<file path="design/flow/run.sh">
#!/bin/bash
# the make line also repeats each setting of config.mk as NAME=value (left out here)
make -C /OpenROAD-flow-scripts/flow DESIGN_CONFIG=/design/flow/config.mk WORK_HOME=/design/flow/orfs CLKGATE_MAP_FILE= finish
</file>
<file path="design/flow/config.mk">
export PLATFORM = sky130hd
export DESIGN_NAME = auv_top
export DESIGN_NICKNAME = auv_top
export VERILOG_FILES = /design/flow/design.v
export SDC_FILE = /design/flow/constraint.sdc
export NUM_CORES = 4
export LEC_CHECK = 0
export CAP_MARGIN = 30
export CORE_MARGIN = 5
export CORE_UTILIZATION = 66
export GPL_TIMING_DRIVEN = 1
export MAX_ROUTING_LAYER = met4
export PLACE_DENSITY_LB_ADDON = 0.06
export SETUP_SLACK_MARGIN = 2.88
export SLEW_MARGIN = 25
export TNS_END_PERCENT = 60
</file>
<file path="design/flow/constraint.sdc">
create_clock -name core_clock -period 11.8 [get_ports {clk}]
set_input_delay 2.3600 -clock core_clock [delete_from_list [all_inputs] [get_ports {clk}]]
set_output_delay 2.3600 -clock core_clock [all_outputs]
set_load 0.01 [all_outputs]
</file>
<file path="design/flow/design.v">
`timescale 1ns/1ns
module auv_fetch #(
    parameter integer ADDR_WIDTH = 24,
    parameter integer ROM_SIZE = 16384,
    localparam integer RomSizeWords = ROM_SIZE / 4,
    localparam integer RomWidth = $clog2(RomSizeWords)
) (
    input   logic                       clk, rst_n, pop, jmp,
    input   logic   [ADDR_WIDTH-3:0]    pc_wr,
    output  logic   [31:0]              inst,
    output  logic   [ADDR_WIDTH-3:0]    pc_out,
    output  logic                       instret,
    output  logic   [RomWidth-1:0]      rom_adr,
    input   logic   [31:0]              rom_dat
);
    logic [RomWidth-1:0] rom_adr_fetch;
    assign rom_adr = rom_adr_fetch;
    logic [ADDR_WIDTH-3:0] pc, pc_next;
    assign pc_out = pc;
    assign pc_next = (pc + 1);
    assign inst = jmp ? 32'h00000013 : rom_dat;
    assign instret = pop;
    always_comb
        if (jmp)
            rom_adr_fetch = pc_wr[RomWidth-1:0];
        else if (pop)
            rom_adr_fetch = pc_next[RomWidth-1:0];
        else
            rom_adr_fetch = pc[RomWidth-1:0];
    always_ff @( posedge clk )
        if (jmp)
            pc <= pc_wr;
        else if (instret)
            pc <= pc_next;
endmodule
`timescale 1ns/1ns
module auv_decode #(
    parameter integer ADDR_WIDTH = 24
) (
    input   logic           clk, rst_n, flush, stall_i,
    input   logic   [31:0]  inst,
    input   logic   [ADDR_WIDTH-3:0] pc_in,
    output  logic   [ADDR_WIDTH-3:0] pc_out,
    output  logic           pop,
    output  logic   [31:0]  imm,
    output  logic   [ 3:0]  rs1, rs2, rd,
    output  logic   [ 2:0]  funct3,
    output  logic   [ 4:0]  csr_imm,
    output  logic           alu_en, mem_access, pc_wr, branch,
    output  logic           mem_wr, reg_wr, link,
    output  logic       sel_op1,
    output  logic       sel_op2,
    output  logic           csr_en, csr_rd,
    output  logic           exc_illegal_inst, exc_ecall, exc_ebreak,
    output  logic           ret, wfi,
    output  logic           alu_alt, zba_shadd,
    output  logic           zbs_bclrbext, zbs_binv, zbs_bset
);
    logic [31:0] imm_i;
    logic [3:0] rd_i;
    logic [2:0] funct3_i;
    always_comb begin : dec_imm_i
        casez (inst[6:2])
            'b0?101 : imm_i = {inst[31:12], 12'h0};
            'b11011 : imm_i = {{12{inst[31]}}, inst[19:12], inst[20], inst[30:21], 1'b0};
            'b11001, 'b00?00, 'b11100 : imm_i = {{20{inst[31]}}, inst[31:20]};
            'b11000 : imm_i = {{20{inst[31]}}, inst[7], inst[30:25], inst[11:8], 1'b0};
            'b01000 : imm_i = {{20{inst[31]}}, inst[31:25], inst[11:7]};
            'b01100 : imm_i = {{20{inst[31]}}, inst[31:25], 5'h0};
            default : imm_i = 0;
        endcase
    end
    assign rd_i = flush ? 0 : inst[10:7];
    always_comb
        case (inst[6:2])
            'b01101 : rs1 = 0;  
            'b00101 : rs1 = 0;  
            'b11011 : rs1 = 0;  
            default : rs1 = inst[18:15];
        endcase
    always_comb
        case (inst[6:2])
            'b01101 : rs2 = 0;  
            'b00101 : rs2 = 0;  
            'b11011 : rs2 = 0;  
            'b11000, 'b01000, 'b01100 : rs2 = inst[23:20];
            default : rs2 = 0;
        endcase
    assign funct3_i = flush ? 0 : inst[14:12];
    assign pop = ~stall_i;
    always_ff @( posedge clk or negedge rst_n )
        if (~rst_n) begin
            csr_imm <= 0;
            rd <= 0;
            funct3 <= 0;
        end else if (flush) begin
            csr_imm <= 0;
            rd <= 0;
            funct3 <= 0;
        end else if (~stall_i) begin
            csr_imm <= inst[19:15];
            rd <= rd_i;
            funct3 <= funct3_i;
        end
    always_ff @( posedge clk )
        if (rst_n & ~flush & ~stall_i) begin
            imm <= imm_i;
            pc_out <= pc_in;
        end
    logic alu_en_i, mem_access_i, pc_wr_i, branch_i;
    logic mem_wr_i, reg_wr_i, link_i, csr_en_i;
    logic sel_op1_i;
    logic sel_op2_i;
    logic alu_alt_i;
    logic zbs_bclrbext_i, zbs_binv_i, zbs_bset_i;
    logic zba_shadd_i;
    logic funct7_unimpl;
    always_comb begin
        alu_alt_i = 0;
        zbs_bclrbext_i = 0;
        zbs_binv_i = 0;
        zbs_bset_i = 0;
        zba_shadd_i = 0;
        funct7_unimpl = 0;
        if (alu_en_i & ((sel_op2_i == 1'b0) | (inst[13:12] == 2'b01)))
            case (inst[31:25])
                'b0000000 : begin end
                'b0100000 : alu_alt_i = 1;
                'b0010000 : zba_shadd_i = (alu_en_i & (sel_op2_i == 1'b0));
                'b0100100 : zbs_bclrbext_i = 1;
                'b0110100 : zbs_binv_i = 1;
                'b0010100 : zbs_bset_i = 1;
                default : funct7_unimpl = 1;
            endcase
    end
    always_ff @( posedge clk or negedge rst_n )
        if (~rst_n) begin
            alu_alt <= 0;
            zba_shadd <= 0;
            zbs_bclrbext <= 0;
            zbs_binv <= 0;
            zbs_bset <= 0;
        end else if (flush) begin
            alu_alt <= 0;
            zba_shadd <= 0;
            zbs_bclrbext <= 0;
            zbs_binv <= 0;
            zbs_bset <= 0;
        end else if (~stall_i) begin
            alu_alt <= alu_alt_i;
            zba_shadd <= zba_shadd_i;
            zbs_bclrbext <= zbs_bclrbext_i;
            zbs_binv <= zbs_binv_i;
            zbs_bset <= zbs_bset_i;
        end
    always_comb begin
        exc_illegal_inst = 0;
        exc_ecall = 0;
        exc_ebreak = 0;
        ret = 0;
        wfi = 0;
        alu_en_i = 0;
        mem_access_i = 0;
        pc_wr_i = 0;
        branch_i = 0;
        mem_wr_i = 0;
        reg_wr_i = 0;
        link_i = 0;
        csr_en_i = 0;
        sel_op1_i = 1'b0;
        sel_op2_i = 1'b0;
        if (inst[1:0] != 2'b11) begin
            exc_illegal_inst = 1;
        end else begin
            case (inst[6:2])
                'b00000 : begin  
                    mem_access_i = 1;
                    sel_op2_i = 1'b1;
                end
                'b00100 : begin  
                    exc_illegal_inst = 0;
                    alu_en_i = 1;
                    reg_wr_i = 1;
                    sel_op2_i = 1'b1;
                end
                'b00101 : begin  
                    reg_wr_i = 1;
                    sel_op1_i = 1'b1;
                    sel_op2_i = 1'b1;
                end
                'b01000 : begin  
                    mem_access_i = 1;
                    mem_wr_i = 1;
                    sel_op2_i = 1'b1;
                end
                'b01100 : begin  
                    exc_illegal_inst = funct7_unimpl;
                    alu_en_i = 1;
                    reg_wr_i = 1;
                end
                'b01101 : begin  
                    reg_wr_i = 1;
                    sel_op2_i = 1'b1;
                end
                'b11000 : begin  
                    pc_wr_i = 1;
                    branch_i = 1;
                    sel_op1_i = 1'b1;
                    sel_op2_i = 1'b1;
                end
                'b11001 : begin  
                    pc_wr_i = 1;
                    reg_wr_i = 1;
                    link_i = 1;
                    sel_op2_i = 1'b1;
                end
                'b11011 : begin  
                    pc_wr_i = 1;
                    reg_wr_i = 1;
                    link_i = 1;
                    sel_op1_i = 1'b1;
                    sel_op2_i = 1'b1;
                end
                'b11100 : begin  
                    case (inst[14:12])
                        'b000 : begin
                            casez (inst[31:20])
                                'b0000000_00000 : exc_ecall = 1;
                                'b0000000_00001 : exc_ebreak = 1;
                                'b0011000_00010 : ret = 1;
                                'b0001000_00101 : wfi = 1;
                                default : exc_illegal_inst = 1;
                            endcase
                        end
                        'b100 : exc_illegal_inst = 1;
                        default : csr_en_i = 1;
                    endcase
                end
                default : begin  
                    exc_illegal_inst = 1;
                end
            endcase
        end
    end
    always_ff @( posedge clk or negedge rst_n )
        if (~rst_n) begin
            alu_en <= 0;
            mem_access <= 0;
            pc_wr <= 0;
            branch <= 0;
            mem_wr <= 0;
            reg_wr <= 0;
            link <= 0;
            csr_en <= 0;
            csr_rd <= 0;
            sel_op1 <= 1'b0;
            sel_op2 <= 1'b0;
        end else if (flush) begin
            alu_en <= 0;
            mem_access <= 0;
            pc_wr <= 0;
            branch <= 0;
            mem_wr <= 0;
            reg_wr <= 0;
            link <= 0;
            csr_en <= 0;
            csr_rd <= 0;
            sel_op1 <= 1'b0;
            sel_op2 <= 1'b0;
        end else if (~stall_i) begin
            alu_en <= alu_en_i;
            mem_access <= mem_access_i;
            pc_wr <= pc_wr_i;
            branch <= branch_i;
            mem_wr <= mem_wr_i;
            reg_wr <= reg_wr_i;
            link <= link_i;
            csr_en <= csr_en_i;
            csr_rd <= (inst[10:7] != 0);
            sel_op1 <= sel_op1_i;
            sel_op2 <= sel_op2_i;
        end
endmodule
`timescale 1ns/1ns
module auv_regfile (
    input   logic           clk, we, stall,
    input   logic   [ 3:0]  ra0, ra1, wa,
    input   logic   [31:0]  wd,
    output  logic   [31:0]  rd0, rd1
);
    reg [31:0] ram [0:15];
    always_ff @( posedge clk )
        if (we)
            ram[wa] <= wd;
    always_ff @( posedge clk )
        if (stall)
            rd0 <= rd0;
        else if (ra0 == 0)
            rd0 <= 0;
        else if (we && ra0 == wa)
            rd0 <= wd;
        else
            rd0 <= ram[ra0];
     always_ff @( posedge clk )
        if (stall)
            rd1 <= rd1;
        else if (ra1 == 0)
            rd1 <= 0;
        else if (we && ra1 == wa)
            rd1 <= wd;
        else
            rd1 <= ram[ra1];
endmodule
`timescale 1ns/1ns
module auv_execute #(
    parameter integer ADDR_WIDTH = 24
) (
    input   logic           clk, rst_n, stall_i,
    input   logic   [31:0]  imm, rs1, rs2, pc,
    input   logic   [ 2:0]  funct3,
    input   logic           alu_en, mem_access, pc_wr_i, branch,
    input   logic           mem_wr, reg_wr_i, link,
    input   logic       sel_op1,
    input   logic       sel_op2,
    output  logic   [31:0]  reg_wr_dat,
    output  logic   [ADDR_WIDTH-1:0] pc_wr,
    output  logic           stall_o, reg_wr_o, jmp, flush,
    output  logic           exc_load_misalign, exc_store_misalign,
    output  logic           exc_load_fault, exc_store_fault,
    input   logic           alu_alt, zba_shadd,
    input   logic           zbs_bclrbext, zbs_binv, zbs_bset,
    output  logic   [ADDR_WIDTH-1:0] wb_adr_o,
    input   logic   [15:0]  wb_dat_i,
    output  logic   [15:0]  wb_dat_o,
    output  logic   [ 1:0]  wb_sel_o,
    output  logic           wb_we_o, wb_stb_o, wb_cyc_o,
    input   logic           wb_ack_i, wb_stall_i, wb_err_i
);
    logic branch_taken, lt, ltu;
    assign lt = $signed(rs1) < $signed(rs2);
    assign ltu = rs1 < rs2;
    always_comb begin
        if (branch) begin
            case (funct3)
                'h0 : branch_taken = (rs1 == rs2);
                'h1 : branch_taken = (rs1 != rs2);
                'h4 : branch_taken = lt;
                'h5 : branch_taken = ~lt;
                'h6 : branch_taken = ltu;
                'h7 : branch_taken = ~ltu;
                default : branch_taken = 0;
            endcase
        end else begin
            branch_taken = 1;
        end
    end
    logic [31:0] op1, op2;
    always_comb
        case (sel_op1)
            1'b1 : op1 = pc;
            default : begin
                case ({zba_shadd, funct3})
                    default : op1 = rs1;
                    'b1010 : op1 = {rs1[30:0], 1'b0};  
                    'b1100 : op1 = {rs1[29:0], 2'b0};  
                    'b1110 : op1 = {rs1[28:0], 3'b0};  
                endcase
            end
        endcase
    always_comb
        case (sel_op2)
            1'b1 : op2 = imm;
            default : op2 = rs2;
        endcase
    logic [31:0] alu_add, alu_xor, alu_or, alu_and;
    logic [31:0] alu_sl, alu_sr, alu_slt, alu_sltu;
    logic [31:0] alu_bclr, alu_bext, alu_binv, alu_bset;
    assign alu_add = op1 + (alu_alt ? ~op2 : op2) + {31'h0, alu_alt};
    assign alu_xor = op1 ^ op2;
    assign alu_or = op1 | op2;
    assign alu_and = op1 & op2;
    assign alu_sl = op1 << op2[4:0];
    logic [31:0] alu_sra;
    assign alu_sra = $signed(op1) >>> op2[4:0];
    assign alu_sr = alu_alt ? alu_sra : (op1 >> op2[4:0]);
    assign alu_slt = ($signed(op1) < $signed(op2)) ? 32'h1 : 32'h0;
    assign alu_sltu = (op1 < op2) ? 32'h1 : 32'h0;
    logic [31:0] alu_bmask;
    assign alu_bmask = 32'h1 << op2[4:0];
    assign alu_bclr = op1 & ~alu_bmask;
    assign alu_bext = {31'h0, op1[op2[4:0]]};
    assign alu_binv = op1 ^ alu_bmask;
    assign alu_bset = op1 | alu_bmask;
    logic [31:0] alu_out;
    always_comb
        if (alu_en)
            case (funct3)
                default : alu_out = alu_add;
                'h1 : begin
                    if (zbs_bclrbext)
                        alu_out = alu_bclr;
                    else if (zbs_binv)
                        alu_out = alu_binv;
                    else if (zbs_bset)
                        alu_out =  alu_bset;
                    else
                        alu_out = alu_sl;
                end
                'h2 : begin
                    if (zba_shadd)
                        alu_out = alu_add;
                    else
                        alu_out = alu_slt;
                end
                'h3 : alu_out = alu_sltu;
                'h4 : begin
                    if (zba_shadd)
                        alu_out = alu_add;
                    else
                        alu_out = alu_xor;
                end
                'h5 : begin
                    if (zbs_bclrbext)
                        alu_out = alu_bext;
                    else
                        alu_out = alu_sr;
                end
                'h6 : begin
                    if (zba_shadd)
                        alu_out = alu_add;
                    else
                        alu_out = alu_or;
                end
                'h7 : alu_out = alu_and;
            endcase
        else
            alu_out = alu_add;
    assign pc_wr = alu_out[ADDR_WIDTH-1:0];
    assign jmp = pc_wr_i & branch_taken;
    assign flush = jmp;
    logic [1:0] state_bus;
    logic [31:0] mem_dat;
    logic mem_reg_wr;  
    assign reg_wr_o = ~stall_i & (mem_reg_wr | reg_wr_i);
    always_comb
        if (mem_reg_wr)
            reg_wr_dat = mem_dat;
        else if (link)
            reg_wr_dat = pc + 4;
        else
            reg_wr_dat = alu_out;
    assign exc_load_fault = mem_access & ~mem_wr & wb_err_i;
    assign exc_store_fault = mem_access & mem_wr & wb_err_i;
    logic misalign;
    assign exc_load_misalign = mem_access & misalign & ~mem_wr;
    assign exc_store_misalign = mem_access & misalign & mem_wr;
    always_comb
        case (funct3[1:0])
            1 : misalign = alu_out[0];
            2 : misalign = (alu_out[1:0] != 0);
            default : misalign = 0;
        endcase
    assign wb_we_o = mem_wr;
    assign wb_adr_o[ADDR_WIDTH-1:2] = alu_out[ADDR_WIDTH-1:2];
    assign wb_adr_o[1] = (funct3 == 2) ? (state_bus == 1) : alu_out[1];
    assign wb_adr_o[0] = 0;
    always_comb
        case (funct3[1:0])
            0 : begin
                wb_dat_o = {rs2[7:0], rs2[7:0]};
                wb_sel_o = alu_out[0] ? 2'b10 : 2'b01;
            end
            1 : begin
                wb_dat_o = rs2[15:0];
                wb_sel_o = 2'b11;
            end
            default : begin
                wb_dat_o = (state_bus == 1) ? rs2[31:16] : rs2[15:0];
                wb_sel_o = 2'b11;
            end
        endcase
    logic [15:0] word_buf;  
    always_comb
        case (funct3[1:0])
            'h0: begin
                if (alu_out[0])
                    mem_dat = {{24{~funct3[2] & wb_dat_i[15]}}, wb_dat_i[15:8]};
                else
                    mem_dat = {{24{~funct3[2] & wb_dat_i[7]}}, wb_dat_i[7:0]};
            end
            'h1 : mem_dat = {{16{~funct3[2] & wb_dat_i[15]}}, wb_dat_i};
            default : mem_dat = {wb_dat_i, word_buf};
        endcase
    logic mem_access_good;  
    assign mem_access_good = ~stall_i & ~misalign & mem_access;
    always_ff @( posedge clk or negedge rst_n )
        if (~rst_n)
            state_bus <= 0;
        else begin
            case (state_bus)
                0 : begin
                    if (~wb_stall_i & mem_access_good) begin
                        if (funct3[1:0] == 2)
                            state_bus <= 1;
                        else
                            state_bus <= 2;
                    end
                end
                1 : begin
                    state_bus <= wb_stall_i ? 1 : 2;
                end
                default : state_bus <= 0;
            endcase
        end
    always_ff @( posedge clk )
        if (rst_n && state_bus == 1 && wb_ack_i)
            word_buf <= wb_dat_i;
    logic stall_mem;
    always_comb
        case (state_bus)
            0 : begin
                stall_mem = mem_access_good;
                mem_reg_wr = 0;
                wb_stb_o = mem_access_good;
                wb_cyc_o = mem_access_good;
            end
            1 : begin
                stall_mem = 1;
                mem_reg_wr = 0;
                wb_stb_o = 1;
                wb_cyc_o = 1;
            end
            default : begin
                stall_mem = 0;
                mem_reg_wr = ~mem_wr;
                wb_stb_o = 0;
                wb_cyc_o = 1;
            end
        endcase
    assign stall_o = stall_mem | stall_i | jmp;
endmodule
`timescale 1ns/1ns
module auv_top #(
    parameter integer ADDR_WIDTH = 24,
    parameter integer ROM_SIZE = 16384,
    parameter [ADDR_WIDTH-1:0] RST_VECTOR = 'h0,
    localparam integer RomSizeWords = ROM_SIZE / 4,
    localparam integer RomWidth = $clog2(RomSizeWords)
) (
    input   logic                       clk, rst_n,
    output  logic   [RomWidth-1:0]      imem_adr,
    input   logic   [31:0]              imem_dat,
    output  logic   [ADDR_WIDTH-1:0]    wb_adr_o,
    input   logic   [15:0]              wb_dat_i,
    output  logic   [15:0]              wb_dat_o,
    output  logic   [ 1:0]              wb_sel_o,
    output  logic                       wb_we_o, wb_stb_o, wb_cyc_o,
    input   logic                       wb_ack_i, wb_stall_i
);
    logic [ADDR_WIDTH-3:0] id_pc, ex_pc;
    logic [31:0] if_inst;
    logic [31:0] id_imm;
    logic [3:0] id_rs1, id_rs2, id_rd;
    logic [2:0] id_funct3;
    logic id_pop, id_alu_en, id_mem_access, id_pc_wr, id_branch, id_mem_wr;
    logic id_reg_wr, id_link;
    logic id_alu_alt, id_zba_shadd, id_zbs_bclrbext, id_zbs_binv, id_zbs_bset;
    logic id_sel_op1;
    logic id_sel_op2;
    logic [31:0] reg_rs1, reg_rs2;
    logic [ADDR_WIDTH-1:0] ex_pc_wr;
    logic [31:0] ex_reg_wr_dat;
    logic ex_jmp, ex_stall, ex_flush;
    logic ex_reg_wr;
    logic boot;
    always_ff @( posedge clk or negedge rst_n )
        if (~rst_n)
            boot <= 1;
        else
            boot <= 0;
    logic [ADDR_WIDTH-3:0] pc_wr;
    logic jmp, flush;
    assign pc_wr = boot ? RST_VECTOR[ADDR_WIDTH-1:2] : ex_pc_wr[ADDR_WIDTH-1:2];
    assign jmp = ex_jmp | boot;
    assign flush = ex_flush | boot;
    auv_fetch #(
        .ADDR_WIDTH         ( ADDR_WIDTH        ),
        .ROM_SIZE           ( ROM_SIZE          )
    ) stage_if (
        .clk                ( clk               ),
        .rst_n              ( rst_n             ),
        .pop                ( id_pop            ),
        .jmp                ( jmp               ),
        .pc_wr              ( pc_wr             ),
        .inst               ( if_inst           ),
        .pc_out             ( id_pc             ),
        .instret            (                   ),
        .rom_adr            ( imem_adr          ),
        .rom_dat            ( imem_dat          )
    );
    auv_decode #(
        .ADDR_WIDTH         ( ADDR_WIDTH            )
    ) stage_id (
        .clk                ( clk                   ),
        .rst_n              ( rst_n                 ),
        .flush              ( flush                 ),
        .stall_i            ( ex_stall              ),
        .inst               ( if_inst               ),
        .pc_in              ( id_pc                 ),
        .pc_out             ( ex_pc                 ),
        .pop                ( id_pop                ),
        .imm                ( id_imm                ),
        .rs1                ( id_rs1                ),
        .rs2                ( id_rs2                ),
        .rd                 ( id_rd                 ),
        .funct3             ( id_funct3             ),
        .csr_imm            (                       ),
        .alu_en             ( id_alu_en             ),
        .mem_access         ( id_mem_access         ),
        .pc_wr              ( id_pc_wr              ),
        .branch             ( id_branch             ),
        .mem_wr             ( id_mem_wr             ),
        .reg_wr             ( id_reg_wr             ),
        .link               ( id_link               ),
        .sel_op1            ( id_sel_op1            ),
        .sel_op2            ( id_sel_op2            ),
        .csr_en             (                       ),
        .csr_rd             (                       ),
        .exc_illegal_inst   (                       ),
        .exc_ecall          (                       ),
        .exc_ebreak         (                       ),
        .ret                (                       ),
        .wfi                (                       ),
        .alu_alt            ( id_alu_alt            ),
        .zba_shadd          ( id_zba_shadd          ),
        .zbs_bclrbext       ( id_zbs_bclrbext       ),
        .zbs_binv           ( id_zbs_binv           ),
        .zbs_bset           ( id_zbs_bset           )
    );
    auv_regfile regfile (
        .clk    ( clk           ),
        .we     ( ex_reg_wr     ),
        .stall  ( ex_stall      ),
        .ra0    ( id_rs1        ),
        .ra1    ( id_rs2        ),
        .wa     ( id_rd         ),
        .wd     ( ex_reg_wr_dat ),
        .rd0    ( reg_rs1       ),
        .rd1    ( reg_rs2       )
    );
    auv_execute #(
        .ADDR_WIDTH         ( ADDR_WIDTH            )
    ) stage_ex (
        .clk                ( clk                   ),
        .rst_n              ( rst_n                 ),
        .stall_i            ( boot                  ),
        .imm                ( id_imm                ),
        .rs1                ( reg_rs1               ),
        .rs2                ( reg_rs2               ),
        .pc                 ( {{(32-ADDR_WIDTH){1'b0}}, ex_pc, 2'b0} ),
        .funct3             ( id_funct3             ),
        .alu_en             ( id_alu_en             ),
        .mem_access         ( id_mem_access         ),
        .pc_wr_i            ( id_pc_wr              ),
        .branch             ( id_branch             ),
        .mem_wr             ( id_mem_wr             ),
        .reg_wr_i           ( id_reg_wr             ),
        .link               ( id_link               ),
        .sel_op1            ( id_sel_op1            ),
        .sel_op2            ( id_sel_op2            ),
        .reg_wr_dat         ( ex_reg_wr_dat         ),
        .pc_wr              ( ex_pc_wr              ),
        .stall_o            ( ex_stall              ),
        .reg_wr_o           ( ex_reg_wr             ),
        .jmp                ( ex_jmp                ),
        .flush              ( ex_flush              ),
        .exc_load_misalign  (                       ),
        .exc_store_misalign (                       ),
        .exc_load_fault     (                       ),
        .exc_store_fault    (                       ),
        .alu_alt            ( id_alu_alt            ),
        .zba_shadd          ( id_zba_shadd          ),
        .zbs_bclrbext       ( id_zbs_bclrbext       ),
        .zbs_binv           ( id_zbs_binv           ),
        .zbs_bset           ( id_zbs_bset           ),
        .wb_adr_o           ( wb_adr_o              ),
        .wb_dat_i           ( wb_dat_i              ),
        .wb_dat_o           ( wb_dat_o              ),
        .wb_sel_o           ( wb_sel_o              ),
        .wb_we_o            ( wb_we_o               ),
        .wb_stb_o           ( wb_stb_o              ),
        .wb_cyc_o           ( wb_cyc_o              ),
        .wb_ack_i           ( wb_ack_i              ),
        .wb_stall_i         ( wb_stall_i            ),
        .wb_err_i           ( 1'b0                  )
    );
endmodule
</file>
==> results of run 1 <==
[what timing repair did]
action / 4_1_cts
setup endpoints to repair: 23
gates resized: 36
gates cloned: 2
pin swaps: 5
buffers inserted: 9
==> impl_report.txt, run 1 <==
FLOW METRICS REPORT
----------------------------------------------------
[Floorplan]
  Core area ........................ approximately 72000 um^2
  # IOs ........................ 109
  Die width ........................ around 280 um
  Fp util ........................ 66.7%
  Chip Footprint ........................ 77900 um^2
  Height of the chip ........................ approximately 280 um
  Cell row count ........................ just under 100

[Placed design]
  Instance area at placement ........................ 50100 um^2
  Worst-case setup slack after placement ........................ between 2000 and 2500 ps
  # placed instances ........................ 5616
  Gp weighted congestion ........................ around 1.2
  Placed wire-length estimate after detailed placement ........................ 163 mm
  Port buffer count ........................ approximately 110

[Yosys]
  Most frequent cells after synthesis ........................ sky130_fd_sc_hd__edfxtp_1, sky130_fd_sc_hd__nand2_1, sky130_fd_sc_hd__mux2i_1
  Share of synthesized area spent on multiplexers ........................ 8.12%
  Number of enable flip-flop cells ........................ 668
  Area fraction in xor and xnor cells ........................ 2.05%
  Number of distinct library cell variants in the gate-level netlist after synthesis ........................ between 100 and 150
  Main logic family after synthesis ........................ AND-OR/OR-AND gates
  Adder-cell share of the synthesized area ........................ 6.04%
  Share of synthesized cell area in and-or and or-and compound cells ........................ 24.5%
  Dominant cell area share ........................ 42.0%
  Most common cell in the synthesized netlist ........................ sky130_fd_sc_hd__edfxtp_1
  Count of instantiated cells in the yosys netlist ........................ 4750
  Post-synthesis async set-or-reset flop share ........................ 3.61%
  Chip Area, Yosys ........................ between 40000 and 50000 um^2
  Average size of a mapped cell ........................ 10.1 um^2
  Sequential area share after synthesis ........................ 43.3%
  Most used flip-flop cell ........................ sky130_fd_sc_hd__edfxtp_1
  Post-synth top area cell ........................ sky130_fd_sc_hd__edfxtp_1
  Synth Warn # ........................ 5
  Simple-gate area share of the yosys netlist ........................ 11.2%
  Synthesized flop and latch total ........................ 693
  Total standard cell area after synthesis ........................ 47800 um^2
  Gate count after technology mapping ........................ 4750
  Main area contributors ........................ sky130_fd_sc_hd__edfxtp_1, sky130_fd_sc_hd__mux2i_1, sky130_fd_sc_hd__ha_1, sky130_fd_sc_hd__a21oi_1, sky130_fd_sc_hd__nand2_1

[Clock tree]
  Number of CTS-inserted buffers ........................ around 70
  H-tree lvl count ........................ 3
  Cts-stage hold buffer count ........................ 0
  TritonCTS sink count ........................ 693
  Cell chosen for the clock root ........................ sky130_fd_sc_hd__clkbuf_16
  Maximum buffer depth of the clock tree ........................ 3

[Status]
  Stage at which the run stopped ........................ global routing
  Status ........................ aborted with a tool error

----------------------------------------------------
==> run 2, diff against run 1 <==
CAP_MARGIN = 20   (was 30)
CORE_MARGIN = 3   (was 5)
CORE_UTILIZATION = 57   (was 66)
GPL_TIMING_DRIVEN = default   (was 1)
MAX_ROUTING_LAYER = default   (was met4)
PLACE_DENSITY_LB_ADDON = 0.09   (was 0.06)
SETUP_SLACK_MARGIN = 2.44   (was 2.88)
SLEW_MARGIN = 15   (was 25)
TNS_END_PERCENT = default   (was 60)
clock period = 8.3 ns   (was 11.8 ns; I/O delays follow)
==> impl_report.txt, run 2 <==
FLOW METRICS REPORT
----------------------------------------------------
[Clock tree]
  H-tree lvl count ........................ 3 (unchanged)
  Cell chosen for the clock root ........................ sky130_fd_sc_hd__clkbuf_16
  Maximum buffer depth of the clock tree ........................ 3 (unchanged)
  TritonCTS sink count ........................ 693 (unchanged)
  Cts-stage hold buffer count ........................ 0 (unchanged)
  Number of CTS-inserted buffers ........................ 68 (-2.9%)

[Yosys]
  Synthesized flop and latch total ........................ 693 (unchanged)
  Main area contributors ........................ sky130_fd_sc_hd__edfxtp_1, sky130_fd_sc_hd__mux2i_1, sky130_fd_sc_hd__ha_1, sky130_fd_sc_hd__a21oi_1, sky130_fd_sc_hd__nand2_1
  Share of synthesized area spent on multiplexers ........................ 8.12% (unchanged)
  Post-synthesis async set-or-reset flop share ........................ 3.61% (unchanged)
  Most common cell in the synthesized netlist ........................ sky130_fd_sc_hd__edfxtp_1
  Number of distinct library cell variants in the gate-level netlist after synthesis ........................ 114 (unchanged)
  Dominant cell area share ........................ 42.0% (unchanged)
  Adder-cell share of the synthesized area ........................ 6.04% (unchanged)
  Count of instantiated cells in the yosys netlist ........................ 4750 (unchanged)
  Simple-gate area share of the yosys netlist ........................ 11.2% (unchanged)
  Most frequent cells after synthesis ........................ sky130_fd_sc_hd__edfxtp_1, sky130_fd_sc_hd__nand2_1, sky130_fd_sc_hd__mux2i_1
  Most used flip-flop cell ........................ sky130_fd_sc_hd__edfxtp_1
  Total standard cell area after synthesis ........................ 47800 um^2 (unchanged)
  Average size of a mapped cell ........................ 10.1 um^2 (unchanged)
  Area fraction in xor and xnor cells ........................ 2.05% (unchanged)
  Synth Warn # ........................ 5 (unchanged)
  Number of enable flip-flop cells ........................ 668 (unchanged)
  Main logic family after synthesis ........................ AND-OR/OR-AND gates
  Chip Area, Yosys ........................ 47800 um^2 (unchanged)
  Share of synthesized cell area in and-or and or-and compound cells ........................ 24.5% (unchanged)
  Sequential area share after synthesis ........................ 43.3% (unchanged)
  Gate count after technology mapping ........................ 4750 (unchanged)
  Post-synth top area cell ........................ sky130_fd_sc_hd__edfxtp_1

[Floorplan]
  # IOs ........................ 109 (unchanged)
  Die width ........................ 296 um (+5.9%)
  Core area ........................ 82500 um^2 (+15%)
  Cell row count ........................ 105 (+7.1%)
  Fp util ........................ 57.9% (-8.8 points)
  Height of the chip ........................ 296 um (+5.9%)
  Chip Footprint ........................ 87300 um^2 (+12%)

[Status]
  Stage at which the run stopped ........................ global routing
  Error that halted the flow ........................ [ERROR GRT-0116] Global routing finished with congestion. Check the congestion regions in the DRC Viewer.
  Status ........................ aborted with a tool error

[GRT]
  Overflow left after global routing ........................ 1
  All-Layer GR Usage ........................ 68.9%

[Placed design]
  Port buffer count ........................ 107 (unchanged)
  Gp weighted congestion ........................ 1.17 (-2.6%)
  Placed wire-length estimate after detailed placement ........................ 183 mm (+12%)

----------------------------------------------------
run 2: through the flow:
| stage | area, um^2 | instances | power (mW) | worst slack, ps | hold WS, ps |
|---|---|---|---|---|---|
| 4_1_cts | 56200 | 6152 | 10.4 | 1230 | 433 |
| 3_5_place_dp | 51600 | 5890 | 6.96 | 690 | 419 |
| 3_3_place_gp | 51600 | 5888 | 6.93 | 818 | 417 |
| 2_1_floorplan | 48000 | 4751 | 5.57 | 2200 | 410 |
run 2: metal layers:
metal  overflow  global-route usage, %
met5          0                   20.2
met4          1                   68.1
met3          0                   50.1
met2          0                   86.9
met1          0                   70.5
run 2: repair_timing:
action,in CTS
pin swaps,84
gates resized,368
setup buffers,134
setup endpoints to repair,568
gates cloned,5
==> run 3, diff against run 2 <==
CORE_MARGIN = 2   (was 3)
CORE_UTILIZATION = 40   (was 57)
PLACE_DENSITY_LB_ADDON = default   (was 0.09)
SETUP_SLACK_MARGIN = 1.04   (was 2.44)
SLEW_MARGIN = 20   (was 15)
clock period = 11.6 ns   (was 8.3 ns; I/O delays follow)
==> impl_report.txt, run 3 <==
FLOW METRICS REPORT
----------------------------------------------------
[GRT]
  All-Layer GR Usage ........................ a little over two fifths
  First-pass GRT wire length ........................ 358 mm
  Antenna violations before repair ........................ 19
  Overflow left after global routing ........................ 0
  Vias in the first global route ........................ 42199
  Maximum number of pins on one net before global-route repair ........................ 120

[Yosys]
  Post-synth top area cell ........................ sky130_fd_sc_hd__edfxtp_1
  Number of distinct library cell variants in the gate-level netlist after synthesis ........................ 114 (unchanged)
  Most frequent cells after synthesis ........................ sky130_fd_sc_hd__edfxtp_1, sky130_fd_sc_hd__nand2_1, sky130_fd_sc_hd__mux2i_1
  Synth Warn # ........................ 5 (unchanged)
  Chip Area, Yosys ........................ 47800 um^2 (unchanged)
  Share of synthesized cell area in and-or and or-and compound cells ........................ 24.5% (unchanged)
  Sequential area share after synthesis ........................ 43.3% (unchanged)
  Dominant cell area share ........................ 42.0% (unchanged)
  Adder-cell share of the synthesized area ........................ 6.04% (unchanged)
  Area fraction in xor and xnor cells ........................ 2.05% (unchanged)
  Synthesized flop and latch total ........................ 693 (unchanged)
  Share of synthesized area spent on multiplexers ........................ 8.12% (unchanged)
  Simple-gate area share of the yosys netlist ........................ 11.2% (unchanged)
  Main area contributors ........................ sky130_fd_sc_hd__edfxtp_1, sky130_fd_sc_hd__mux2i_1, sky130_fd_sc_hd__ha_1, sky130_fd_sc_hd__a21oi_1, sky130_fd_sc_hd__nand2_1
  Most used flip-flop cell ........................ sky130_fd_sc_hd__edfxtp_1
  Count of instantiated cells in the yosys netlist ........................ 4750 (unchanged)
  Total standard cell area after synthesis ........................ 47800 um^2 (unchanged)
  Gate count after technology mapping ........................ 4750 (unchanged)
  Main logic family after synthesis ........................ AND-OR/OR-AND gates
  Number of enable flip-flop cells ........................ 668 (unchanged)
  Most common cell in the synthesized netlist ........................ sky130_fd_sc_hd__edfxtp_1
  Post-synthesis async set-or-reset flop share ........................ 3.61% (unchanged)
  Average size of a mapped cell ........................ 10.1 um^2 (unchanged)

[Clock tree]
  Cts-stage hold buffer count ........................ 0 (unchanged)
  Number of CTS-inserted buffers ........................ 69 (+1.5%)
  Clock edge transition at the registers on the reported setup and hold paths ........................ 70 ps
  Maximum buffer depth of the clock tree ........................ 3 (unchanged)
  Clock insertion delay at the later pin of the skew report ........................ 630 ps
  Setup Fix Bufs, Post-CTS ........................ 0 (-100%)
  TritonCTS sink count ........................ 693 (unchanged)
  Cell chosen for the clock root ........................ sky130_fd_sc_hd__clkbuf_16
  Clock tree from TritonCTS ........................ done
  H-tree lvl count ........................ 3 (unchanged)

[Critical path]
  Critical Path Source Type ........................ register
  Worst setup slack for register-to-register paths ........................ 2930 ps
  Count of buffering cells on the critical path with inverters included ........................ 3
  WP data arrival ........................ 8030 ps
  Worst-path cell chain ........................ inv_1, ha_1, buf_4, a21oi_4, nor2_1, nor2_1, a21oi_1, o21ai_1, ha_1, a21o_1, a21oi_1, o22ai_1, nor4_1, a2111oi_4, nor2_1, nor2_2, a221o_2, a21oi_2, nand3b_1, a31oi_1, clkdlybuf4s50_1
  Count of cells along the worst register-to-register path ........................ 22
  Crit path largest cell delay ........................ 840 ps
  CP endpoint ........................ imem_adr[7]
  Timing startpoint of the critical path ........................ stage_id.funct3[0]$_DFFE_PN0P_
  Cell at the slowest stage of the critical path ........................ sky130_fd_sc_hd__o21ai_1
  Worst path required time ........................ 9280 ps
  Critical path fanouts, max ........................ roughly 44
  Cell repeated most along the worst path ........................ sky130_fd_sc_hd__nor2_1
  Number of gates on the worst path with buffers counted ........................ 21
  Critical path's top delay family ........................ AND-OR/OR-AND gates
  Setup crit end kind ........................ output port
  FF-to-FF Start ........................ stage_id.funct3[0]$_DFFE_PN0P_
  Crit path kind ........................ reg -> out
  Reg-to-Reg End ........................ regfile.rd0[22]$_SDFFCE_PN0N_

[Job]
  Max-cap check violation count ........................ 0
  Number of OpenROAD warnings ........................ 132

[Pwr]
  Maximum VDD drop ........................ 0.123 mV
  P_int ........................ 4.78 mW
  Clock group total power ........................ 2.27 mW
  Main power-consuming group ........................ sequential cells
  Cell leakage power ........................ 19.4 nW
  Power per Cell Area ........................ 137 nW/um^2
  Power dissipated in sequential cells ........................ approximately 3 mW
  Part of the total power dissipated in combinational logic ........................ 27.4%
  P_sw ........................ 2.53 mW
  Part of the total power dissipated in sequential elements ........................ approximately 42%
  Share of total power in the clock network ........................ 31.0%
  Switching part of the total ........................ between 30 and 40%
  Combinational logic power ........................ 2.01 mW

[Detailed routing]
  Routed length per instance ........................ 41.7 um
  Vias ........................ 45544
  Violation tally from detailed-route iteration zero ........................ 7493
  Antenna-violating nets left ........................ 0
  Routed wire length ........................ 266 mm
  Number of iterations in the first detailed-routing pass ........................ 10
  DRC violation count after routing ........................ 0
  Post-DR vias/cell ........................ 7.15

[Floorplan]
  # IOs ........................ 109 (unchanged)
  Die width ........................ 350 um (+18%)
  Core area ........................ 118000 um^2 (+43%)
  Chip Footprint ........................ 122000 um^2 (+40%)
  Cell row count ........................ 126 (+20%)
  Height of the chip ........................ 350 um (+18%)
  Fp util ........................ 40.4% (-18 points)

[Final timing]
  Sum of negative setup slack ........................ 0 ps
  Worst relative slew slack ........................ between 10% and 20%
  Post-Route Skew ........................ 26.8 ps
  Pin slew with the least headroom to its limit ........................ 1320 ps
  Final Critical Period ........................ 10350 ps
  FMAX ........................ around 0.097 GHz
  Final setup viols ........................ 0
  Setup repair after global routing missed its margin ........................ false
  Final Max-Slew Violation Tally ........................ 0
  Tcrit/Tclk final ........................ approximately 89%
  Fin. Hold Viols ........................ 0

[Worst hold path]
  Hold Crit Class ........................ reg -> reg
  Hold wc startpoint ........................ stage_ex.state_bus[1]$_DFF_PN0_
  Cell depth of the worst min-delay path ........................ 1
  Hold Path End ........................ stage_ex.state_bus[0]$_DFF_PN1_

[Layout]
  Area of all sequential standard cells ........................ 20700 um^2
  Post-layout instance count excluding filler cells ........................ around 6400
  Count of nets after finishing ........................ 5057
  Layout-stage area growth over the synthesis result ........................ 11.9%
  Layout fillers ........................ 11165
  Logic area ........................ 25200 um^2

[Placed design]
  Gp weighted congestion ........................ 1.13 (-3.4%)
  # placed instances ........................ 6228 (+5.7%)
  Placed wire-length estimate after detailed placement ........................ 187 mm (+2.5%)
  Port buffer count ........................ 107 (unchanged)

[Status]
  Status ........................ finished clean

----------------------------------------------------
[run 3: stage by stage]
| stage | power [mW] | hold slack (ps) | util (%) | cell area (um^2) | worst slack [ps] |
|---|---|---|---|---|---|
| 2_1_floorplan | 3.98 | 410 | - | 47800 | 3970 |
| 4_1_cts | 7.17 | 447 | 45.1 | 53300 | 1300 |
| 5_1_grt | 7.44 | 475 | 45.2 | 53500 | 1180 |
| 3_3_place_gp | 4.94 | 428 | 43.2 | 51000 | 2020 |
| 6_report | 7.31 | 452 | 45.2 | 53500 | 1250 |
| 3_5_place_dp | 4.94 | 440 | 43.2 | 51100 | 2000 |
[run 3: layout make-up]
type | count | area share (%)
Tap cell | 1536 | 3.59
Inverter | 172 | 1.21
Clock buffer | 86 | 3.51
Sequential cell | 693 | 38.7
Clock inverter | 34 | 0.651
Timing Repair Buffer | 325 | 5.14
Antenna cell | 6 | 0.0281
Multi-Input combinational cell | 3514 | 47.2
[run 3: timing repair]
item | in CTS | in global routing
endpoints found under the setup margin | 0 | 4
resized | 0 | 2
endpoints found under the hold margin | 0 | 0
[run 3: layer usage]
layer  GRT usage [%]  up-vias  part of all wire, %
met2            63.3     3505                   42
li1                -    18629                    -
met5               0        -                0.040
met3            13.9     1046                   12
met4            34.3       16                   10
met1            49.5    22348                   35
==> run 4, diff against run 3 <==
CORE_UTILIZATION = 66   (was 40)
HOLD_SLACK_MARGIN = -0.08   (was default)
SETUP_SLACK_MARGIN = default   (was 1.04)
clock period = 10.0 ns   (was 11.6 ns; I/O delays follow)
==> impl_report.txt, run 4 <==
FLOW METRICS REPORT
----------------------------------------------------
[Yosys]
  Share of synthesized cell area in and-or and or-and compound cells ........................ 24.5% (unchanged)
  Synthesized flop and latch total ........................ 693 (unchanged)
  Total standard cell area after synthesis ........................ 47800 um^2 (unchanged)
  Share of synthesized area spent on multiplexers ........................ 8.12% (unchanged)
  Synth Warn # ........................ 5 (unchanged)
  Adder-cell share of the synthesized area ........................ 6.04% (unchanged)
  Sequential area share after synthesis ........................ 43.3% (unchanged)
  Gate count after technology mapping ........................ 4750 (unchanged)
  Chip Area, Yosys ........................ 47800 um^2 (unchanged)
  Main logic family after synthesis ........................ AND-OR/OR-AND gates
  Dominant cell area share ........................ 42.0% (unchanged)
  Most common cell in the synthesized netlist ........................ sky130_fd_sc_hd__edfxtp_1
  Average size of a mapped cell ........................ 10.1 um^2 (unchanged)
  Post-synth top area cell ........................ sky130_fd_sc_hd__edfxtp_1
  Number of distinct library cell variants in the gate-level netlist after synthesis ........................ 114 (unchanged)
  Simple-gate area share of the yosys netlist ........................ 11.2% (unchanged)
  Number of enable flip-flop cells ........................ 668 (unchanged)
  Area fraction in xor and xnor cells ........................ 2.05% (unchanged)
  Count of instantiated cells in the yosys netlist ........................ 4750 (unchanged)
  Post-synthesis async set-or-reset flop share ........................ 3.61% (unchanged)
  Main area contributors ........................ sky130_fd_sc_hd__edfxtp_1, sky130_fd_sc_hd__mux2i_1, sky130_fd_sc_hd__ha_1, sky130_fd_sc_hd__a21oi_1, sky130_fd_sc_hd__nand2_1
  Most frequent cells after synthesis ........................ sky130_fd_sc_hd__edfxtp_1, sky130_fd_sc_hd__nand2_1, sky130_fd_sc_hd__mux2i_1
  Most used flip-flop cell ........................ sky130_fd_sc_hd__edfxtp_1

[Floorplan]
  Height of the chip ........................ 273 um (-22%)
  Core area ........................ 71600 um^2 (-39%)
  Die width ........................ 273 um (-22%)
  Chip Footprint ........................ 74600 um^2 (-39%)
  # IOs ........................ 109 (unchanged)
  Cell row count ........................ 98 (-22%)
  Fp util ........................ 66.7% (+26 points)

[Placed design]
  Placed wire-length estimate after detailed placement ........................ 166 mm (-11%)
  # placed instances ........................ 5625 (-9.7%)
  Port buffer count ........................ 107 (unchanged)
  Gp weighted congestion ........................ 1.23 (+9.1%)

[GRT]
  Overflow left after global routing ........................ 3
  All-Layer GR Usage ........................ 75.2%

[Status]
  Stage at which the run stopped ........................ global routing
  Status ........................ aborted with a tool error
  Error that halted the flow ........................ [ERROR GRT-0116] Global routing finished with congestion. Check the congestion regions in the DRC Viewer.

[Clock tree]
  TritonCTS sink count ........................ 693 (unchanged)
  Cts-stage hold buffer count ........................ 0 (unchanged)
  H-tree lvl count ........................ 3 (unchanged)
  Number of CTS-inserted buffers ........................ 71 (+2.9%)
  Setup Fix Bufs, Post-CTS ........................ 0 (unchanged)
  Maximum buffer depth of the clock tree ........................ 3 (unchanged)
  Cell chosen for the clock root ........................ sky130_fd_sc_hd__clkbuf_16

----------------------------------------------------
==> run 4: routing by layer <==
metal	GRT usage (%)	overflow
met1	77.9	0
met3	58.3	0
met4	71.3	2
met2	90.9	1
met5	34.0	0
==> run 4: through the flow <==
| step | cell area [um^2] | setup WS (ps) | hold WS (ps) |
|---|---|---|---|
| 4_1_cts | 52500 | 235 | 446 |
| 3_5_place_dp | 50100 | 776 | 432 |
| 3_3_place_gp | 50100 | 935 | 413 |
| 2_1_floorplan | 47800 | 2370 | 410 |
==> run 4: what timing repair did <==
action | CTS
cloned | 0
resized | 1
setup endpoints to repair | 3
==> run 5, diff against run 4 <==
CORE_UTILIZATION = 62   (was 66)
CTS_CLUSTER_SIZE = 98   (was default)
HOLD_SLACK_MARGIN = default   (was -0.08)
SETUP_SLACK_MARGIN = 1.85   (was default)
clock period = 6.5 ns   (was 10.0 ns; I/O delays follow)
==> impl_report.txt, run 5 <==
FLOW METRICS REPORT
----------------------------------------------------
[Yosys]
  Synthesized flop and latch total ........................ 693 (unchanged)
  Most frequent cells after synthesis ........................ sky130_fd_sc_hd__edfxtp_1, sky130_fd_sc_hd__nand2_1, sky130_fd_sc_hd__mux2i_1
  Average size of a mapped cell ........................ 10.1 um^2 (unchanged)
  Dominant cell area share ........................ 42.0% (unchanged)
  Synth Warn # ........................ 5 (unchanged)
  Most used flip-flop cell ........................ sky130_fd_sc_hd__edfxtp_1
  Total standard cell area after synthesis ........................ 47800 um^2 (unchanged)
  Number of enable flip-flop cells ........................ 668 (unchanged)
  Post-synth top area cell ........................ sky130_fd_sc_hd__edfxtp_1
  Gate count after technology mapping ........................ 4750 (unchanged)
  Main logic family after synthesis ........................ AND-OR/OR-AND gates
  Most common cell in the synthesized netlist ........................ sky130_fd_sc_hd__edfxtp_1
  Share of synthesized cell area in and-or and or-and compound cells ........................ 24.5% (unchanged)
  Number of distinct library cell variants in the gate-level netlist after synthesis ........................ 114 (unchanged)
  Share of synthesized area spent on multiplexers ........................ 8.12% (unchanged)
  Post-synthesis async set-or-reset flop share ........................ 3.61% (unchanged)
  Chip Area, Yosys ........................ 47800 um^2 (unchanged)
  Adder-cell share of the synthesized area ........................ 6.04% (unchanged)
  Simple-gate area share of the yosys netlist ........................ 11.2% (unchanged)
  Count of instantiated cells in the yosys netlist ........................ 4750 (unchanged)
  Area fraction in xor and xnor cells ........................ 2.05% (unchanged)
  Sequential area share after synthesis ........................ 43.3% (unchanged)
  Main area contributors ........................ sky130_fd_sc_hd__edfxtp_1, sky130_fd_sc_hd__mux2i_1, sky130_fd_sc_hd__ha_1, sky130_fd_sc_hd__a21oi_1, sky130_fd_sc_hd__nand2_1

[Floorplan]
  Height of the chip ........................ 282 um (+3.1%)
  Chip Footprint ........................ 79300 um^2 (+6.4%)
  Core area ........................ 76100 um^2 (+6.2%)
  Die width ........................ 282 um (+3.1%)
  Cell row count ........................ 101 (+3.1%)
  Fp util ........................ 62.8% (-3.9 points)
  # IOs ........................ 109 (unchanged)

[Placed design]
  Port buffer count ........................ 107 (unchanged)
  Instance area at placement ........................ 53800 um^2 (+7.3%)
  Placed wire-length estimate after detailed placement ........................ 179 mm (+7.8%)
  Gp weighted congestion ........................ 1.25 (+1.3%)

[Clock tree]
  Cts-stage hold buffer count ........................ 0 (unchanged)
  Number of CTS-inserted buffers ........................ 70 (-1.4%)
  Maximum buffer depth of the clock tree ........................ 3 (unchanged)
  TritonCTS sink count ........................ 693 (unchanged)
  Cell chosen for the clock root ........................ sky130_fd_sc_hd__clkbuf_16
  H-tree lvl count ........................ 3 (unchanged)

[GRT]
  All-Layer GR Usage ........................ around 76%
  Overflow left after global routing ........................ 52

[Status]
  Error that halted the flow ........................ [ERROR GRT-0116] Global routing finished with congestion. Check the congestion regions in the DRC Viewer.
  Stage at which the run stopped ........................ global routing
  Status ........................ aborted with a tool error

----------------------------------------------------
==> run 5: through the flow <==
step                worst slack [ps]  TNS [ps]  instances  power, mW  hold WS (ps)
floorplan                        757         0       4751       7.17           410
global placement               -8.36     -8.36       6085       9.04           415
detailed placement             -67.2      -398       6085       9.08           422
CTS                             -210     -1610       6276       13.3           436
==> run 5: routing by layer <==
layer  track usage [%]  overflow
met5              28.6         0
met4              76.0        29
met3              60.9         1
met2              90.8        21
met1              78.6         1
==> run 5: timing repair <==
item	CTS
gates resized	415
endpoints found under the setup margin	818
setup buffers	67
gates cloned	0
pin swaps	115
==> run 6, diff against run 5 <==
CORE_UTILIZATION = 50   (was 62)
CTS_CLUSTER_SIZE = default   (was 98)
SETUP_SLACK_MARGIN = default   (was 1.85)
TNS_END_PERCENT = 5   (was default)
clock period = 7.4 ns   (was 6.5 ns; I/O delays follow)
==> impl_report.txt, run 6 <==
FLOW METRICS REPORT
----------------------------------------------------
[Status]
  Status ........................ failed layout checks
  Violated checks ........................ negative setup slack

[Critical path]
  Worst path required time ........................ 5920 ps
  Critical path fanouts, max ........................ 7
  Cell at the slowest stage of the critical path ........................ sky130_fd_sc_hd__edfxtp_1
  Count of buffering cells on the critical path with inverters included ........................ 4
  Critical path's top delay family ........................ AND-OR/OR-AND gates
  FF-to-FF Start ........................ regfile.rd0[21]$_SDFFCE_PN0N_
  Number of gates on the worst path with buffers counted ........................ 20
  Crit path kind ........................ reg -> out
  Timing startpoint of the critical path ........................ regfile.rd0[21]$_SDFFCE_PN0N_
  Worst-path cell chain ........................ mux2i_1, o21ai_0, o31a_1, ha_1, nand4_1, or3_4, a211o_1, a211oi_2, buf_4, nor4_2, a2111oi_2, buf_4, nor2_2, o21ai_1, a221o_2, buf_12, a211oi_2, xor2_1, a22o_1, clkdlybuf4s50_1
  WP data arrival ........................ around 6000 ps
  Critical Path Source Type ........................ register
  Setup crit end kind ........................ output port
  Reg-to-Reg End ........................ regfile.rd1[11]$_SDFFCE_PN0N_
  CP endpoint ........................ imem_adr[8]
  Worst setup slack for register-to-register paths ........................ between 800 and 900 ps
  Count of cells along the worst register-to-register path ........................ 20
  Crit path largest cell delay ........................ 630 ps

[Clock tree]
  Clock insertion delay at the later pin of the skew report ........................ approximately 650 ps
  TritonCTS sink count ........................ 693 (unchanged)
  Clock tree from TritonCTS ........................ done
  Clock edge transition at the registers on the reported setup and hold paths ........................ 60 ps
  Cts-stage hold buffer count ........................ 0 (unchanged)
  Number of CTS-inserted buffers ........................ 70 (unchanged)
  Maximum buffer depth of the clock tree ........................ 3 (unchanged)
  Cell chosen for the clock root ........................ sky130_fd_sc_hd__clkbuf_16
  H-tree lvl count ........................ 3 (unchanged)

[Yosys]
  Dominant cell area share ........................ 42.0% (unchanged)
  Chip Area, Yosys ........................ 47800 um^2 (unchanged)
  Main area contributors ........................ sky130_fd_sc_hd__edfxtp_1, sky130_fd_sc_hd__mux2i_1, sky130_fd_sc_hd__ha_1, sky130_fd_sc_hd__a21oi_1, sky130_fd_sc_hd__nand2_1
  Simple-gate area share of the yosys netlist ........................ 11.2% (unchanged)
  Most used flip-flop cell ........................ sky130_fd_sc_hd__edfxtp_1
  Total standard cell area after synthesis ........................ 47800 um^2 (unchanged)
  Area fraction in xor and xnor cells ........................ 2.05% (unchanged)
  Synthesized flop and latch total ........................ 693 (unchanged)
  Count of instantiated cells in the yosys netlist ........................ 4750 (unchanged)
  Post-synth top area cell ........................ sky130_fd_sc_hd__edfxtp_1
  Post-synthesis async set-or-reset flop share ........................ 3.61% (unchanged)
  Share of synthesized cell area in and-or and or-and compound cells ........................ 24.5% (unchanged)
  Adder-cell share of the synthesized area ........................ 6.04% (unchanged)
  Share of synthesized area spent on multiplexers ........................ 8.12% (unchanged)
  Sequential area share after synthesis ........................ 43.3% (unchanged)
  Most frequent cells after synthesis ........................ sky130_fd_sc_hd__edfxtp_1, sky130_fd_sc_hd__nand2_1, sky130_fd_sc_hd__mux2i_1
  Average size of a mapped cell ........................ 10.1 um^2 (unchanged)
  Synth Warn # ........................ 5 (unchanged)
  Number of enable flip-flop cells ........................ 668 (unchanged)
  Main logic family after synthesis ........................ AND-OR/OR-AND gates
  Gate count after technology mapping ........................ 4750 (unchanged)
  Most common cell in the synthesized netlist ........................ sky130_fd_sc_hd__edfxtp_1
  Number of distinct library cell variants in the gate-level netlist after synthesis ........................ 114 (unchanged)

[Layout]
  Final design utilization ........................ 58.6%
  Post-layout instance count excluding filler cells ........................ 6382
  Layout-stage area growth over the synthesis result ........................ 16.4%
  Count of nets after finishing ........................ ~5300
  Layout fillers ........................ 7821

[Final timing]
  Least setup slack across all paths after layout ........................ -46.4 ps
  Setup repair after global routing missed its margin ........................ true
  Tcrit/Tclk final ........................ 101%
  FMAX ........................ 0.134 GHz
  Sum of negative setup slack ........................ -93.6 ps
  Final setup viols ........................ 4
  Fin. Hold Viols ........................ 0
  Pin slew with the least headroom to its limit ........................ roughly 1200 ps
  Post-Route Skew ........................ 30.6 ps
  Final Critical Period ........................ 7450 ps
  Worst relative slew slack ........................ 17.3%
  Final Max-Slew Violation Tally ........................ 0

[Detailed routing]
  Vias ........................ 48813
  Number of iterations in the first detailed-routing pass ........................ 9
  Post-DR vias/cell ........................ about 7.6
  Routed length per instance ........................ 40.9 um
  Antenna-violating nets left ........................ 0
  Violation tally from detailed-route iteration zero ........................ 9147
  Routed wire length ........................ 261 mm
  DRC violation count after routing ........................ 0

[Pwr]
  Clock group total power ........................ 3.50 mW
  Switching part of the total ........................ 34.4%
  P_int ........................ 7.64 mW
  Combinational logic power ........................ 3.40 mW
  Power per Cell Area ........................ approximately 210 nW/um^2
  Main power-consuming group ........................ sequential cells
  Cell leakage power ........................ 20.9 nW
  Part of the total power dissipated in sequential elements ........................ 40.7%
  Power dissipated in sequential cells ........................ 4.74 mW
  Share of total power in the clock network ........................ approximately 30%
  P_sw ........................ 4.00 mW
  Maximum VDD drop ........................ ~0.27 mV
  Total power ........................ 11.6 mW
  Part of the total power dissipated in combinational logic ........................ 29.2%

[Placed design]
  Worst-case setup slack after placement ........................ -15.5 ps (+51.8 ps)
  Placed wire-length estimate after detailed placement ........................ 188 mm (+5.3%)
  Gp weighted congestion ........................ 1.17 (-6.3%)
  # placed instances ........................ 6232 (+2.4%)
  Port buffer count ........................ 107 (unchanged)

[GRT]
  Vias in the first global route ........................ between 40000 and 50000
  All-Layer GR Usage ........................ 51.9%
  Overflow left after global routing ........................ 0
  Maximum number of pins on one net before global-route repair ........................ 120
  First-pass GRT wire length ........................ 358 mm
  Antenna violations before repair ........................ 24

[Worst hold path]
  Hold wc startpoint ........................ stage_ex.state_bus[1]$_DFF_PN0_
  Hold Path End ........................ stage_ex.state_bus[0]$_DFF_PN1_
  Hold Crit Class ........................ reg -> reg
  Cell depth of the worst min-delay path ........................ 1

[Floorplan]
  Cell row count ........................ 113 (+12%)
  # IOs ........................ 109 (unchanged)
  Chip Footprint ........................ 98100 um^2 (+24%)
  Die width ........................ 313 um (+11%)
  Fp util ........................ 50.4% (-12 points)
  Core area ........................ 94900 um^2 (+25%)
  Height of the chip ........................ 313 um (+11%)

[Job]
  Max-cap check violation count ........................ 0
  Number of OpenROAD warnings ........................ between 100 and 150

----------------------------------------------------
[run 6: what timing repair did]
action                                  4_1_cts  5_1_grt
endpoints found under the setup margin       22       17
gates cloned                                  1        0
gates resized                                27       34
buffers inserted                              4        1
pin swaps                                     9        3
[run 6: final cells by class]
class / instances / area (um^2) / area share (%)
multi-input combinational: 3515 / 25300 / 45.6
timing repair buffer: 600 / 5110 / 9.18
antenna: 12 / 30.0 / 0.0540
sequential: 693 / 20700 / 37.2
clock inverter: 38 / 384 / 0.691
tap: 1265 / 1580 / 2.85
inverter: 172 / 647 / 1.16
clock buffer: 87 / 1830 / 3.28
[run 6: metrics by stage]
stage               hold WS [ps]  cell area, um^2
global route                 466            55600
detailed placement           421            53000
global placement             422            53000
finish                       440            55600
CTS                          441            55400
floorplan                    410            47800
[run 6: layer usage]
metal | track usage (%) | vias up | wire length (um)
li1 | - | 19176 | -
met1 | 59.7 | 23187 | 83500
met2 | 77.2 | 4899 | 110000
met3 | 17.7 | 1525 | 37100
met4 | 45.0 | 26 | 30400
met5 | 0.338 | - | 168
==> run 7, diff against run 6 <==
CAP_MARGIN = 0   (was 20)
CORE_UTILIZATION = 72   (was 50)
CTS_CLUSTER_DIAMETER = 100   (was default)
CTS_CLUSTER_SIZE = 75   (was default)
MAX_ROUTING_LAYER = met4   (was default)
SETUP_SLACK_MARGIN = 1.67   (was default)
TNS_END_PERCENT = default   (was 5)
clock period = 6.24 ns   (was 7.4 ns; I/O delays follow)
==> impl_report.txt, run 7 <==
FLOW METRICS REPORT
----------------------------------------------------
[Yosys]
  Post-synthesis async set-or-reset flop share ........................ 3.61% (unchanged)
  Post-synth top area cell ........................ sky130_fd_sc_hd__edfxtp_1
  Area fraction in xor and xnor cells ........................ 2.05% (unchanged)
  Dominant cell area share ........................ 42.0% (unchanged)
  Simple-gate area share of the yosys netlist ........................ 11.2% (unchanged)
  Synth Warn # ........................ 5 (unchanged)
  Adder-cell share of the synthesized area ........................ 6.04% (unchanged)
  Chip Area, Yosys ........................ 47800 um^2 (unchanged)
  Most common cell in the synthesized netlist ........................ sky130_fd_sc_hd__edfxtp_1
  Sequential area share after synthesis ........................ 43.3% (unchanged)
  Synthesized flop and latch total ........................ 693 (unchanged)
  Number of enable flip-flop cells ........................ 668 (unchanged)
  Gate count after technology mapping ........................ 4750 (unchanged)
  Share of synthesized cell area in and-or and or-and compound cells ........................ 24.5% (unchanged)
  Most used flip-flop cell ........................ sky130_fd_sc_hd__edfxtp_1
  Main area contributors ........................ sky130_fd_sc_hd__edfxtp_1, sky130_fd_sc_hd__mux2i_1, sky130_fd_sc_hd__ha_1, sky130_fd_sc_hd__a21oi_1, sky130_fd_sc_hd__nand2_1
  Most frequent cells after synthesis ........................ sky130_fd_sc_hd__edfxtp_1, sky130_fd_sc_hd__nand2_1, sky130_fd_sc_hd__mux2i_1
  Count of instantiated cells in the yosys netlist ........................ 4750 (unchanged)
  Total standard cell area after synthesis ........................ 47800 um^2 (unchanged)
  Number of distinct library cell variants in the gate-level netlist after synthesis ........................ 114 (unchanged)
  Average size of a mapped cell ........................ 10.1 um^2 (unchanged)
  Share of synthesized area spent on multiplexers ........................ 8.12% (unchanged)
  Main logic family after synthesis ........................ AND-OR/OR-AND gates

[Placed design]
  Port buffer count ........................ 107 (unchanged)
  Instance area at placement ........................ 53200 um^2 (+0.31%)
  Gp weighted congestion ........................ 1.51 (+29%)
  Worst-case setup slack after placement ........................ -302 ps (-286 ps)
  Placed wire-length estimate after detailed placement ........................ 153 mm (-18%)

[Floorplan]
  Fp util ........................ 72.7% (+22 points)
  Die width ........................ 262 um (-16%)
  Height of the chip ........................ 262 um (-16%)
  # IOs ........................ 109 (unchanged)
  Cell row count ........................ 94 (-17%)
  Chip Footprint ........................ 68500 um^2 (-30%)
  Core area ........................ 65700 um^2 (-31%)

[Clock tree]
  H-tree lvl count ........................ 1 (-2)
  Maximum buffer depth of the clock tree ........................ 3 (unchanged)
  Cts-stage hold buffer count ........................ 0 (unchanged)
  Cell chosen for the clock root ........................ sky130_fd_sc_hd__clkbuf_16
  Number of CTS-inserted buffers ........................ 23 (-67%)
  TritonCTS sink count ........................ 693 (unchanged)

[Status]
  Stage at which the run stopped ........................ global routing
  Status ........................ aborted with a tool error
  Error that halted the flow ........................ [ERROR GRT-0116] Global routing finished with congestion. Check the congestion regions in the DRC Viewer.

[GRT]
  All-Layer GR Usage ........................ 78.6%
  Overflow left after global routing ........................ between 150 and 200

----------------------------------------------------
-- run 7: what timing repair did --
item	in CTS
gates cloned	9
resized	363
endpoints found under the setup margin	816
pin swaps	109
setup buffers	98
-- run 7: stage by stage --
step,std cells,utilization [%],setup TNS (ps)
4_1_cts,6018,85.4,-5780
3_5_place_dp,5869,80.9,-2800
3_3_place_gp,5866,80.8,-1990
2_1_floorplan,4751,-,0
-- run 7: metal layers --
layer  GRT overflow  track usage (%)
met1              5             79.8
met2             86             91.5
met3             13             66.3
met4             59             68.2
met5              -                -
==> run 8, diff against run 7 <==
CAP_MARGIN = 25   (was 0)
CELL_PAD_IN_SITES_DETAIL_PLACEMENT = 0   (was default)
CELL_PAD_IN_SITES_GLOBAL_PLACEMENT = 1   (was default)
CORE_ASPECT_RATIO = 0.74   (was default)
CORE_MARGIN = 4   (was 2)
CORE_UTILIZATION = 40   (was 72)
CTS_CLUSTER_DIAMETER = 283   (was 100)
CTS_CLUSTER_SIZE = 42   (was 75)
GPL_ROUTABILITY_DRIVEN = 0   (was default)
GPL_TIMING_DRIVEN = 0   (was default)
HOLD_SLACK_MARGIN = 0.13   (was default)
MAX_ROUTING_LAYER = default   (was met4)
MIN_ROUTING_LAYER = met2   (was default)
PLACE_DENSITY_LB_ADDON = 0.0   (was default)
SETUP_SLACK_MARGIN = default   (was 1.67)
TNS_END_PERCENT = 10   (was default)
clock period = 12.0 ns   (was 6.24 ns; I/O delays follow)
==> impl_report.txt, run 8 <==
FLOW METRICS REPORT
----------------------------------------------------
[Status]
  Stage at which the run stopped ........................ global routing
  Status ........................ aborted with a tool error
  Error that halted the flow ........................ [ERROR GRT-0116] Global routing finished with congestion. Check the congestion regions in the DRC Viewer.

[Yosys]
  Synth Warn # ........................ 5 (unchanged)
  Main logic family after synthesis ........................ AND-OR/OR-AND gates
  Number of distinct library cell variants in the gate-level netlist after synthesis ........................ 114 (unchanged)
  Main area contributors ........................ sky130_fd_sc_hd__edfxtp_1, sky130_fd_sc_hd__mux2i_1, sky130_fd_sc_hd__ha_1, sky130_fd_sc_hd__a21oi_1, sky130_fd_sc_hd__nand2_1
  Sequential area share after synthesis ........................ 43.3% (unchanged)
  Most frequent cells after synthesis ........................ sky130_fd_sc_hd__edfxtp_1, sky130_fd_sc_hd__nand2_1, sky130_fd_sc_hd__mux2i_1
  Count of instantiated cells in the yosys netlist ........................ 4750 (unchanged)
  Share of synthesized cell area in and-or and or-and compound cells ........................ 24.5% (unchanged)
  Total standard cell area after synthesis ........................ 47800 um^2 (unchanged)
  Average size of a mapped cell ........................ 10.1 um^2 (unchanged)
  Post-synthesis async set-or-reset flop share ........................ 3.61% (unchanged)
  Adder-cell share of the synthesized area ........................ 6.04% (unchanged)
  Synthesized flop and latch total ........................ 693 (unchanged)
  Area fraction in xor and xnor cells ........................ 2.05% (unchanged)
  Simple-gate area share of the yosys netlist ........................ 11.2% (unchanged)
  Dominant cell area share ........................ 42.0% (unchanged)
  Chip Area, Yosys ........................ 47800 um^2 (unchanged)
  Share of synthesized area spent on multiplexers ........................ 8.12% (unchanged)
  Number of enable flip-flop cells ........................ 668 (unchanged)
  Most used flip-flop cell ........................ sky130_fd_sc_hd__edfxtp_1
  Most common cell in the synthesized netlist ........................ sky130_fd_sc_hd__edfxtp_1
  Post-synth top area cell ........................ sky130_fd_sc_hd__edfxtp_1
  Gate count after technology mapping ........................ 4750 (unchanged)

[Clock tree]
  Cts-stage hold buffer count ........................ 0 (unchanged)
  H-tree lvl count ........................ 1 (unchanged)
  Cell chosen for the clock root ........................ sky130_fd_sc_hd__clkbuf_16
  Cells resized by post-CTS repair ........................ 0 (-100%)
  TritonCTS sink count ........................ 693 (unchanged)
  Maximum buffer depth of the clock tree ........................ 3 (unchanged)
  Number of CTS-inserted buffers ........................ 20 (-13%)
  Setup Fix Bufs, Post-CTS ........................ 0 (-100%)

[GRT]
  All-Layer GR Usage ........................ 86.7%
  Overflow left after global routing ........................ 5832

[Placed design]
  Worst-case setup slack after placement ........................ 880 ps (+1180 ps)
  Placed wire-length estimate after detailed placement ........................ 235 mm (+53%)
  Port buffer count ........................ 102 (-4.7%)
  # placed instances ........................ 6556 (+12%)

[Floorplan]
  Chip Footprint ........................ 125000 um^2 (+83%)
  Cell row count ........................ 108 (+15%)
  Die width ........................ 410 um (+57%)
  # IOs ........................ 109 (unchanged)
  Height of the chip ........................ 305 um (+17%)
  Core area ........................ 118000 um^2 (+79%)
  Fp util ........................ 40.5% (-32 points)

----------------------------------------------------
run 8: metrics by stage:
step	cell area (um^2)	power [mW]
after floorplan	47800	3.85
after global placement	50800	4.86
after detailed placement	52500	4.91
after CTS	53100	5.94
run 8: per-layer routing:
layer | overflow | track usage [%]
met1 | - | -
met2 | 260 | 80.8
met3 | 4931 | 113
met4 | 200 | 56.4
met5 | 441 | 88.8
No activity file was given, so power comes from the tool's default toggle rates.
